## pepper
## fairArb
module fairArb (
	input logic [15:0] bids,
	output logic [15:0] wins,
	input logic get_next_win,
	input logic clk,
	input logic rst
		);
Size: roughly 380 cells after synthesis, roughly 23 flip-flops, ~35 I/O pins, roughly 0.0027 mm² of cells after synthesis.
export LEC_CHECK = 0
export CAP_MARGIN = 5
export CELL_PAD_IN_SITES_GLOBAL_PLACEMENT = 0
export CORE_MARGIN = 2
export CORE_UTILIZATION = 67
export CTS_CLUSTER_DIAMETER = 333
export CTS_CLUSTER_SIZE = 23
export GPL_ROUTABILITY_DRIVEN = 0
export GPL_TIMING_DRIVEN = 1
export MAX_ROUTING_LAYER = met4
export SETUP_SLACK_MARGIN = -0.1
export SLEW_MARGIN = 20
create_clock -name core_clock -period 3.4 [get_ports {clk}]
run.sh (not shown) runs the stock make flow with config.mk's settings and CLKGATE_MAP_FILE=.
pepper never completed; the flow aborted with a tool error in clock tree synthesis.
> inputs changed (pepper -> yarrow)
==> flow/config.mk <==
export PLATFORM = sky130hd
export DESIGN_NAME = fairArb
export DESIGN_NICKNAME = fairArb
export VERILOG_FILES = /design/flow/design.v
export SDC_FILE = /design/flow/constraint.sdc
export NUM_CORES = 4
export LEC_CHECK = 0
export CAP_MARGIN = 20
export CORE_MARGIN = 2
export CORE_UTILIZATION = 60
export PLACE_DENSITY = 0.37
export SLEW_MARGIN = 20
==> flow/constraint.sdc <==
create_clock -name core_clock -period 5.24 [get_ports {clk}]
set_input_delay 1.0480 -clock core_clock [delete_from_list [all_inputs] [get_ports {clk}]]
set_output_delay 1.0480 -clock core_clock [all_outputs]
set_load 0.01 [all_outputs]
==> results <==
- yarrow ran to completion and came out clean on the timing, design-rule and antenna checks.
- yarrow -> pepper: share of async-settable or async-resettable flops after synthesis delta 0, exact match
- For the die extent in y, yarrow came in about 5.3% higher than pepper did.
- Higher x dimension of the die was reported by yarrow, not pepper.
- yarrow against pepper: cell row count +1, die area +11%, synthesized area per cell ~0 delta.

* * *

fairArb again, from the RTL that the note above started with.
## fairArb
module fairArb (
	input logic [15:0] bids,
	output logic [15:0] wins,
	input logic get_next_win,
	input logic clk,
	input logic rst
		);
Settings: LEC_CHECK=0, ABC_AREA=1, CAP_MARGIN=20, CORE_MARGIN=2, CORE_UTILIZATION=60, CTS_CLUSTER_DIAMETER=239, CTS_CLUSTER_SIZE=95, PLACE_DENSITY=0.37, SLEW_MARGIN=20, TNS_END_PERCENT=5; clock period 3.81 ns.
Rerun with:
==> flow/config.mk (replaced) <==
export PLATFORM = sky130hd
export DESIGN_NAME = fairArb
export DESIGN_NICKNAME = fairArb
export VERILOG_FILES = /design/flow/design.v
export SDC_FILE = /design/flow/constraint.sdc
export NUM_CORES = 4
export LEC_CHECK = 0
export CAP_MARGIN = 20
export CORE_MARGIN = 2
export CORE_UTILIZATION = 40
export SLEW_MARGIN = 20
==> flow/constraint.sdc (replaced) <==
create_clock -name core_clock -period 3.75 [get_ports {clk}]
set_input_delay 0.7500 -clock core_clock [delete_from_list [all_inputs] [get_ports {clk}]]
set_output_delay 0.7500 -clock core_clock [all_outputs]
set_load 0.01 [all_outputs]
The new run completed without violations.
Hold slack is better by 17 ps.
Setup slack gets worse by 170 ps.
Count of clock-buffer cells in the layout climbs by 1.
Total power decreases by 1.9%.
Core utilization falls by 11 points.
Routed wire length climbs by 9.7%.
Area after synthesis barely changes.
Via count falls by 5.1%.
Rerun with:
--- a/flow/config.mk
+++ b/flow/config.mk
@@ -9,3 +9,3 @@
 export CORE_MARGIN = 2
-export CORE_UTILIZATION = 40
+export CORE_UTILIZATION = 70
 export SLEW_MARGIN = 20
What happened: The new run aborted during 4_1_cts, error DPL-0033. Die size decreases by 41%. Synthesized cell count is unchanged. Synthesized area stays the same.

* * *

v7:
Starting RTL as in the previous note.
make LEC_CHECK=0 ABC_AREA=1 CAP_MARGIN=20 CORE_ASPECT_RATIO=0.5 CORE_MARGIN=9 CORE_UTILIZATION=60 CTS_CLUSTER_DIAMETER=25 CTS_CLUSTER_SIZE=99 SLEW_MARGIN=20 TNS_END_PERCENT=5 finish   # period 4.0 ns
Setup changes, v7 to v34
Settings: CTS_CLUSTER_DIAMETER removed (was 25); CTS_CLUSTER_SIZE removed (was 99); CORE_MARGIN changed from 9 to 2; HOLD_SLACK_MARGIN newly set to -0.07.
[summary]
- v34 reports its layer carrying the most global-route usage as met2 while v7 reports met1.
- The final layout from v34, which completed every stage, passed the timing, design-rule and antenna checks at the end of the flow.
- Taking v7 as the reference, in v34 design area shows no meaningful change; cell row count shows an increase of 1.
- Between v34 and v7, the register fraction of the total cell area figures differ only marginally.
- Relative to v7, global-route usage increased by 15 points in v34.
- In the final design statistics, v34 uses more standard cells in total than v7.
Relative to v34, the following input files were edited for v28:
Settings: CTS_CLUSTER_SIZE now 99, previously not set; CORE_MARGIN now 9, was 2; CORE_ASPECT_RATIO no longer set, was 0.5; CORE_UTILIZATION now 58, was 60; CTS_CLUSTER_DIAMETER now 239, previously not set; HOLD_SLACK_MARGIN no longer set, was -0.07.
Findings:
- v28 has completed all stages; timing, DRC and antenna checks passed.
- v28 has final-stage net count above what v34 had.
- Area: v28 vs v34 -> v28 larger
- Between v34 and v28, the clock skew figures differ only marginally.
- For the share of the clock period used by the worst path after layout, v28 came in 0.84 points higher than v34 did.
- Going from v34 to v28, minimum setup slack in the final design lower, power in combinational cells higher, clock power higher, number of buffers other than clock buffers in the final layout higher.
- v34 → v28: total power has increased, global-route usage decreased 14 points.
[inputs] v16 vs v28
Settings: CORE_UTILIZATION: 58 -> 60; HOLD_SLACK_MARGIN: unset -> -0.07; CORE_MARGIN: 9 -> 10; CTS_CLUSTER_SIZE: 99 -> unset; TNS_END_PERCENT: 5 -> unset; CORE_ASPECT_RATIO: unset -> 0.5; SETUP_SLACK_MARGIN: unset -> 0.35; CTS_CLUSTER_DIAMETER: 239 -> 27.
Findings:
- v16: all stages complete, timing, DRC and antenna checks passed
- As far as combinational group power is concerned, v16 and v28 perform about the same.
- Changes observed in v16 relative to v28: data required time at the worst endpoint now smaller, post-DP HPWL fell by 420 µm, final standard cell count with taps included and fillers excluded shows an increase of about 1%, overall power after layout fell by 0.0000083 W, proportion of power drawn by the clock network dropped 1.2 points.

* * *

run A:
fairArb again, from the RTL that the note above started with.
Settings: LEC_CHECK=0, CAP_MARGIN=20, CORE_ASPECT_RATIO=0.5, CORE_MARGIN=10, CORE_UTILIZATION=60, HOLD_SLACK_MARGIN=-0.07, SLEW_MARGIN=20; clock period 4.0 ns.
### run A -> run B
- HOLD_SLACK_MARGIN no longer set, was -0.07
- CORE_ASPECT_RATIO no longer set, was 0.5
- CAP_MARGIN now 35, was 20
- CTS_CLUSTER_DIAMETER now 52, previously not set
- CORE_UTILIZATION now 65, was 60
- SETUP_SLACK_MARGIN now 0.65, previously not set
- CORE_MARGIN now 2, was 10
- TNS_END_PERCENT now 5, previously not set
- The flow ended early for run B: it failed with a tool error in 5_1_grt.
- When run B is measured against run A, its die width turns out 40% lower.
- Re adder-cell share of the synthesized area: no difference whatsoever between run B and run A.
- In the tables for run A and run B, post-placement worst setup slack reads higher with run B.
- The die of run B is smaller than the one used in run A.
- Looking only at effective utilization at floorplan, and setting everything else aside, the higher value of run A and run B goes to run B.
- Going from run A to run B, the area of the core was found to have gone down by 8.3%.
- Going from run A to run B, cell area after placement decreased by 55 µm² relative to the old numbers; number of cells after detailed placement down 2.8%.
- Proportion of synthesized chip area in sequential cells came out exactly the same in run A and run B.
Relative to run B, the following input files were edited for run C:
- CTS_CLUSTER_SIZE newly set to 99
- CORE_MARGIN changed from 2 to 9
- CAP_MARGIN changed from 35 to 20
- CORE_UTILIZATION changed from 65 to 40
- CTS_CLUSTER_DIAMETER changed from 52 to 344
- SETUP_SLACK_MARGIN removed (was 0.65)
Notes after the runs:
- Min post-CTS resize count across run B and run C: run C
- Compare run B and run C | buffers inserted during post-CTS setup optimization higher: run B
- Between run B and run C, initial standard-cell utilization of the core is lower for run C, run B comes in above that.
- Die size went up by more than 100% going from run B to run C.
- Compare run B and run C | number of placed cells counting well taps higher: run C
- Run C went all the way through synthesis, placement and routing and the layout is clean on timing, DRC and antenna.
- Taking run B as 1.0, run C lands at 1.15 on total half-perimeter wirelength after legalization and detailed placement.
- Worst setup slack after placement in run C vs run B: up 4.2 ps
- As far as proportion of register bits with asynchronous set or reset after synthesis goes, run B and run C are indistinguishable; the numbers are identical.
- Run C -> run B: sequential share of the synthesized area delta 0, exact match

* * *

wip/garnet:
Starting RTL as in the previous note.
==> flow/design.v (excerpt) <==
module fairArb (
	input logic [15:0] bids,
	output logic [15:0] wins,
	input logic get_next_win,
	input logic clk,
	input logic rst
		);
clock: 4.0 ns
lec_check: 0
cap_margin: 20
core_margin: 2
core_utilization: 57
setup_slack_margin: 0.71
slew_margin: 20
tns_end_percent: 5
What wip/zinc does differently from wip/garnet at the input level:
- setting PLACE_DENSITY_LB_ADDON to 0.26 for the first time
- changing CAP_MARGIN from 20 to 10
- setting GPL_TIMING_DRIVEN to 0 for the first time
- setting CORE_ASPECT_RATIO to 0.88 for the first time
- setting MIN_ROUTING_LAYER to met1 for the first time
- changing CORE_UTILIZATION from 57 to 40
- removing SETUP_SLACK_MARGIN (formerly 0.71)
--- outcome ---
- The maximum fanout along the worst path number comes out higher for wip/garnet vs wip/zinc.
- Min number of instances resized during post-cts repair across wip/zinc and wip/garnet: wip/zinc
- Half-perimeter wire length after placement: wip/zinc > wip/garnet
> inputs changed (wip/zinc -> wip/ember)
- removing MIN_ROUTING_LAYER (formerly met1)
- changing CORE_UTILIZATION from 40 to 57
- removing CORE_ASPECT_RATIO (formerly 0.88)
- removing PLACE_DENSITY_LB_ADDON (formerly 0.26)
- setting SETUP_SLACK_MARGIN to 0.65 for the first time
- removing GPL_TIMING_DRIVEN (formerly 0)
- changing CAP_MARGIN from 10 to 20
[summary]
wip/ember: all stages complete, timing, DRC and antenna checks passed. Lower largest fanout on the critical path was reported by wip/zinc, not wip/ember. Placed cell count sits higher in wip/ember than in wip/zinc. Against wip/zinc, wip/ember reports a global-route usage that is higher. Going from wip/zinc to wip/ember, wire length of the first global-routing pass stayed essentially flat, final critical delay including setup and external delays fell by 0.42 ns, number of fill cells fell by about 50%.
Modified inputs, wip/willow compared to wip/ember
- CORE_ASPECT_RATIO newly set to 0.5
- CORE_UTILIZATION changed from 57 to 44
- CTS_CLUSTER_SIZE newly set to 99
- SETUP_SLACK_MARGIN removed (was 0.65)
- CORE_MARGIN changed from 2 to 9
- CTS_CLUSTER_DIAMETER newly set to 374
==> results <==
- Taking wip/willow over wip/ember, the detailed route wirelength on metal3 ratio works out to 1.4.
- Taking wip/willow as 1.0, wip/ember lands at 1.09 on average via count per standard cell.
- Setup WNS wip/ember -> wip/willow: worse
- Time the worst path needs with I/O delays and setup: lower on wip/ember
- Maximum frequency: wip/willow vs wip/ember down 11%
- wip/ember → wip/willow: core occupancy in the finished layout fell 19 points, met1 usage fell 24 points, power density of the placed cells rose about 7%.
- Relative to wip/ember, total cell area at the placement stage increased by 2.2% in wip/willow.
Here is what was changed in the inputs of wip/cedar compared with wip/willow.
- setting SETUP_SLACK_MARGIN to 0.66 for the first time
- setting ABC_AREA to 1 for the first time
- changing CTS_CLUSTER_DIAMETER from 374 to 23
- changing CORE_UTILIZATION from 44 to 60
### Flow results
Looking only at fraction of area in multi-input gates, and setting everything else aside, the lower value of wip/willow and wip/cedar goes to wip/willow.
The start-to-end type of the worst setup path comes out in -> reg in one run and reg -> reg in the other, namely in wip/willow and wip/cedar respectively.
Average wire length per cell after detail routing: higher on wip/willow
Per the comparison of wip/cedar with wip/willow, fraction of area in registers picked up an extra 1.4 points, share of total power in combinational logic picked up an extra 7.9 points, area added between synthesis and finish lost 13 points, height of the chip lost 11%, sequential power picked up an extra about 3%.
Portion of total power attributed to sequential cells (higher): wip/cedar
Comparing wip/willow and wip/cedar, the higher static leakage was measured on wip/cedar.
Edits applied to the flow inputs when going from wip/cedar to wip/harbor:
- clearing ABC_AREA, which used to be 1
- clearing CTS_CLUSTER_SIZE, which used to be 99
- clearing TNS_END_PERCENT, which used to be 5
- swapping 60 for 40 in CORE_UTILIZATION
- clearing CORE_ASPECT_RATIO, which used to be 0.5
- swapping 9 for 2 in CORE_MARGIN
- clearing SETUP_SLACK_MARGIN, which used to be 0.66
- clearing CTS_CLUSTER_DIAMETER, which used to be 23
==> results <==
- The core of wip/harbor is less densely filled than that of wip/cedar.
- As far as count of maximum capacitance violations goes, wip/harbor and wip/cedar are indistinguishable; the numbers are identical.
- Cell area | wip/harbor vs wip/cedar | wip/harbor larger
- wip/harbor | stages: all done | timing, DRC, antenna: all pass
Power figures rest on the tool's default switching activity, not on a simulated workload.
